Setup of exp/umber:
Design SingleCycle_Top, start of the top module:
module SingleCycle_Top
(
	input				CLK	,
	input				RST	,
	output [9:0]	IMEM_ADDR	,
	input	 [15:0]	IMEM_RDATA	,
	output [9:0]	DMEM_ADDR	,
	output [15:0]	DMEM_WDATA	,
	output			DMEM_WE		,
	input	 [15:0]	DMEM_RDATA
);
Size: about 540 flip-flops, ~71 I/O pins, roughly 33000 um^2 of cells after synthesis.
make LEC_CHECK=0 ABC_AREA=1 CAP_MARGIN=25 CORE_ASPECT_RATIO=1.81 CORE_MARGIN=8 CORE_UTILIZATION=36 CTS_CLUSTER_DIAMETER=389 CTS_CLUSTER_SIZE=21 GPL_ROUTABILITY_DRIVEN=0 GPL_TIMING_DRIVEN=0 HOLD_SLACK_MARGIN=0.27 MIN_ROUTING_LAYER=met2 PLACE_DENSITY_LB_ADDON=0.24 SLEW_MARGIN=25 TNS_END_PERCENT=75 finish   # period 10.8 ns
run.sh (not shown) runs the stock make flow with config.mk's settings and CLKGATE_MAP_FILE=.
exp/umber did not run to completion, as it errored out during global routing.
Edits applied to the flow inputs when going from exp/umber to exp/tundra:
--- a/flow/config.mk
+++ b/flow/config.mk
@@ -7,15 +7,12 @@
 export LEC_CHECK = 0
 export ABC_AREA = 1
-export CAP_MARGIN = 25
+export CAP_MARGIN = 30
 export CORE_ASPECT_RATIO = 1.81
-export CORE_MARGIN = 8
+export CORE_MARGIN = 2
 export CORE_UTILIZATION = 36
-export CTS_CLUSTER_DIAMETER = 389
 export CTS_CLUSTER_SIZE = 21
 export GPL_ROUTABILITY_DRIVEN = 0
 export GPL_TIMING_DRIVEN = 0
 export HOLD_SLACK_MARGIN = 0.27
-export MIN_ROUTING_LAYER = met2
-export PLACE_DENSITY_LB_ADDON = 0.24
 export SLEW_MARGIN = 25
 export TNS_END_PERCENT = 75
==> flow/constraint.sdc <==
create_clock -name core_clock -period 21.2 [get_ports {CLK}]
set_input_delay 4.2400 -clock core_clock [delete_from_list [all_inputs] [get_ports {CLK}]]
set_output_delay 4.2400 -clock core_clock [all_outputs]
set_load 0.01 [all_outputs]
Notes after the runs:
- | setup slack at placement | exp/tundra vs exp/umber | better |
- Detailed placer's ending HPWL: exp/tundra lower than exp/umber
- Reported for exp/tundra and exp/umber, distinct cell type count of the synthesized netlist turned out identical to the last digit.
- Number of core rows came out exactly the same in exp/tundra and exp/umber.
- exp/umber: it failed with a tool error in global routing, so there are no final results.
- exp/tundra did not run to completion, as it errored out during global routing.
- Relative to exp/umber, die size has decreased by 7900 um^2 in exp/tundra.
- exp/tundra — height of the die 2.8% lower, exp/umber as reference
- Number of instances resized during post-cts repair ends up lower on exp/tundra.
> inputs changed (exp/tundra -> exp/garnet)
==> flow/config.mk <==
export PLATFORM = sky130hd
export DESIGN_NAME = SingleCycle_Top
export DESIGN_NICKNAME = SingleCycle_Top
export VERILOG_FILES = /design/flow/design.v
export SDC_FILE = /design/flow/constraint.sdc
export NUM_CORES = 4
export LEC_CHECK = 0
export CAP_MARGIN = 20
export CORE_MARGIN = 2
export CORE_UTILIZATION = 58
export CTS_CLUSTER_DIAMETER = 209
export SETUP_SLACK_MARGIN = 3.4
export SLEW_MARGIN = 20
export TNS_END_PERCENT = 15
==> flow/constraint.sdc <==
create_clock -name core_clock -period 11.8 [get_ports {CLK}]
set_input_delay 2.3600 -clock core_clock [delete_from_list [all_inputs] [get_ports {CLK}]]
set_output_delay 2.3600 -clock core_clock [all_outputs]
set_load 0.01 [all_outputs]
[summary]
exp/tundra did not make it past global routing, where a tool error ended it.
Stage in which a tool error killed exp/garnet: global routing.
The run showing the greater buffer count from post-CTS setup fixing is exp/garnet.
exp/garnet has unique cell type count in the Yosys netlist above what exp/tundra had.
| initial core utilization | exp/garnet vs exp/tundra | 22 points higher |
Of exp/garnet and exp/tundra, the run reporting the higher number of cell instances after yosys synthesis was exp/tundra.
As far as post-synthesis xor/xnor area fraction is concerned, exp/tundra and exp/garnet perform about the same.
exp/garnet vs. exp/tundra: netlist area before placement grew by 1.2%; post-CTS resize count grew by 277.
Min Yosys chip area across exp/garnet and exp/tundra: exp/tundra
Cmp exp/garnet vs exp/tundra: compound-gate portion of the synthesized area higher in exp/garnet
Summary: with exp/tundra as the reference, total instance count after detailed placement in exp/garnet moved down by more than 10%.
Floorplan die height: exp/garnet vs exp/tundra down about 40%
## Diff of input files: exp/violet against exp/garnet
--- a/flow/config.mk
+++ b/flow/config.mk
@@ -6,9 +6,9 @@
 export NUM_CORES = 4
 export LEC_CHECK = 0
+export ABC_AREA = 1
 export CAP_MARGIN = 20
 export CORE_MARGIN = 2
-export CORE_UTILIZATION = 58
-export CTS_CLUSTER_DIAMETER = 209
-export SETUP_SLACK_MARGIN = 3.4
+export CORE_UTILIZATION = 40
+export HOLD_SLACK_MARGIN = 0.29
+export SETUP_SLACK_MARGIN = 0.19
 export SLEW_MARGIN = 20
-export TNS_END_PERCENT = 15
==> flow/constraint.sdc <==
create_clock -name core_clock -period 16.0 [get_ports {CLK}]
set_input_delay 3.2000 -clock core_clock [delete_from_list [all_inputs] [get_ports {CLK}]]
set_output_delay 3.2000 -clock core_clock [all_outputs]
set_load 0.01 [all_outputs]
### Flow results
exp/violet | stages: all done | timing, DRC, antenna: all pass
Status: exp/garnet FAILED at global routing (tool error)
From exp/garnet to exp/violet the numbers moved as follows: synthesized cell count increased about 17%, minimum setup slack after placement increased 1.35 ns, die outline area increased about 40%, die width increased about 20%, mux cell area share after synthesis decreased 2.6 points.
exp/violet vs exp/garnet: total cells reported by yosys after synthesis up by more than 10%

SingleCycle_Top again, from the RTL that the note above started with.
==> flow/design.v (excerpt) <==
module SingleCycle_Top
(
	input				CLK	,
	input				RST	,
	output [9:0]	IMEM_ADDR	,
	input	 [15:0]	IMEM_RDATA	,
	output [9:0]	DMEM_ADDR	,
	output [15:0]	DMEM_WDATA	,
	output			DMEM_WE		,
	input	 [15:0]	DMEM_RDATA
);
	wire [15:0] sel_pc_out;
	wire [15:0] pc_out;
	wire [15:0] im_out;
	wire [15:0] alu_in;
	wire [15:0] rd1;
	wire [15:0] rd2;
	wire [15:0] alu_imm_out;
	wire [15:0] alu_out;
	wire [15:0] alu_bypass_out;
	wire [15:0] aux_out;
	wire [15:0] mem_out;
	wire [15:0] mem_bypass_out;
	wire [15:0] store_pc_out;
	wire [15:0] sum_imm_out;
	wire               comp;
	wire               sel_pc;    
	wire               sum_imm;   
	wire               store_pc;  
	wire               reg_we;    
	wire               alu_imm;   
	typedefs::alu_opcode_t alu_ctrl;  
	wire               alu_bypass;
	wire					 alu_feedback_in;
	wire               mem_we;    
	wire               mem_bypass;
	Controller control_block(
		.clk(CLK), 
		.op(typedefs::opcode_t'(im_out[15:10])), 
		.comp(comp), 
		.sel_PC(sel_pc), 
		.sum_imm(sum_imm), 
		.store_pc(store_pc), 
		.reg_we(reg_we), 
		.alu_imm(alu_imm), 
		.alu_ctrl(alu_ctrl), 
		.alu_bypass(alu_bypass),
		.alu_feedback_in(alu_feedback_in),
		.mem_we(mem_we), 
		.mem_bypass(mem_bypass)
	);
	Mux2x1 feedback_mux(
		.a(rd1), 
		.b(aux_out), 
		.sel(alu_feedback_in), 
		.out(alu_in)
	);
	Mux2x1 pc_mux(
		.a(pc_out + sum_imm_out), 
		.b(aux_out), 
		.sel(sel_pc), 
		.out(sel_pc_out)
	);
	Mux2x1 sum_imm_mux(
		.a(16'h1), 
		.b(aux_out), 
		.sel(sum_imm), 
		.out(sum_imm_out)
	);
	Reg pc(
		.in(sel_pc_out), 
		.clk(CLK),
		.rst(RST), 
		.out(pc_out)
	);
	assign IMEM_ADDR = pc_out[9:0];
	assign im_out    = IMEM_RDATA;
	RegFile reg_file(
		.a1(im_out[9:5]), 
		.a2(im_out[4:0]), 
		.wdata(store_pc_out), 
		.we(reg_we), 
		.clk(CLK),
		.rst(RST),
		.rd1(rd1), 
		.rd2(rd2)
	);
	Mux2x1 alu_imm_mux(
		.a(rd2), 
		.b({8'h0, im_out[7:0]}), 
		.sel(alu_imm), 
		.out(alu_imm_out)
	);
	ALU my_alu(
		.a(alu_in), 
		.b(alu_imm_out), 
		.opcode(alu_ctrl), 
		.out(alu_out), 
		.comp(comp)
	);
	Mux2x1 alu_bypass_mux(
		.a(alu_out), 
		.b(alu_imm_out), 
  ...
clock: 11.6 ns
lec_check: 0
abc_area: 1
cap_margin: 10
core_aspect_ratio: 1.73
core_margin: 2
core_utilization: 72
cts_cluster_diameter: 44
cts_cluster_size: 17
hold_slack_margin: 0.29
max_routing_layer: met4
place_density: 0.68
setup_slack_margin: 2.98
slew_margin: 5
tns_end_percent: 5
The baseline ended with an error in global routing (5_1_grt).
Change:
CAP_MARGIN = 20   (was 10)
CORE_ASPECT_RATIO = unset   (was 1.73)
CORE_UTILIZATION = 58   (was 72)
CTS_CLUSTER_DIAMETER = unset   (was 44)
CTS_CLUSTER_SIZE = unset   (was 17)
HOLD_SLACK_MARGIN = unset   (was 0.29)
MAX_ROUTING_LAYER = unset   (was met4)
PLACE_DENSITY = unset   (was 0.68)
SETUP_SLACK_MARGIN = unset   (was 2.98)
SLEW_MARGIN = 20   (was 5)
TNS_END_PERCENT = unset   (was 5)
clock period = 10.0 ns   (was 11.6 ns; I/O delays follow)
This time the run completed and failed the layout checks on negative setup slack; die area goes up by 24%; synthesized cell count does not change; area after synthesis stays the same.

old:
Starting RTL as in the previous note.
==> flow/design.v (excerpt) <==
module SingleCycle_Top
(
	input				CLK	,
	input				RST	,
	output [9:0]	IMEM_ADDR	,
	input	 [15:0]	IMEM_RDATA	,
	output [9:0]	DMEM_ADDR	,
	output [15:0]	DMEM_WDATA	,
	output			DMEM_WE		,
	input	 [15:0]	DMEM_RDATA
);
	wire [15:0] sel_pc_out;
	wire [15:0] pc_out;
	wire [15:0] im_out;
	wire [15:0] alu_in;
	wire [15:0] rd1;
	wire [15:0] rd2;
	wire [15:0] alu_imm_out;
	wire [15:0] alu_out;
	wire [15:0] alu_bypass_out;
	wire [15:0] aux_out;
	wire [15:0] mem_out;
	wire [15:0] mem_bypass_out;
	wire [15:0] store_pc_out;
	wire [15:0] sum_imm_out;
	wire               comp;
	wire               sel_pc;    
	wire               sum_imm;   
	wire               store_pc;  
	wire               reg_we;    
	wire               alu_imm;   
	typedefs::alu_opcode_t alu_ctrl;  
	wire               alu_bypass;
	wire					 alu_feedback_in;
	wire               mem_we;    
	wire               mem_bypass;
	Controller control_block(
		.clk(CLK), 
		.op(typedefs::opcode_t'(im_out[15:10])), 
		.comp(comp), 
		.sel_PC(sel_pc), 
		.sum_imm(sum_imm), 
		.store_pc(store_pc), 
		.reg_we(reg_we), 
		.alu_imm(alu_imm), 
		.alu_ctrl(alu_ctrl), 
		.alu_bypass(alu_bypass),
		.alu_feedback_in(alu_feedback_in),
		.mem_we(mem_we), 
		.mem_bypass(mem_bypass)
	);
	Mux2x1 feedback_mux(
		.a(rd1), 
  ...
make LEC_CHECK=0 ABC_AREA=1 CAP_MARGIN=20 CORE_MARGIN=2 CORE_UTILIZATION=72 CTS_CLUSTER_SIZE=94 SLEW_MARGIN=20 TNS_END_PERCENT=10 finish   # period 2.71 ns
Run status, old: aborted in clock tree synthesis (4_1_cts), error DPL-0038
Inputs modified between old and new:
Settings: setting PLACE_DENSITY to 0.36 for the first time; setting CTS_CLUSTER_DIAMETER to 375 for the first time; setting HOLD_SLACK_MARGIN to 0.3 for the first time.
## What came out
- What ended new was a tool error in clock tree synthesis (4_1_cts); the run never finished.
- Changes observed in new relative to old: post-synthesis async set-or-reset flop share ~0 delta, number of unique standard cell types used by synthesis ~0 delta, number of instances in the synthesized netlist ~0 delta, synthesized-area fraction occupied by xor and xnor cells ~0 delta.
- new -> old: post-place instance area flat
- As far as die span in x goes, new and old are indistinguishable; the numbers are identical.
- Any difference in vertical die size between old and new is small enough to ignore.
- new against old: area after synthesis did not really move, net count after synthesis closely matched the old numbers, detailed placement HPWL roughly the same, total die size closely matched the old numbers.
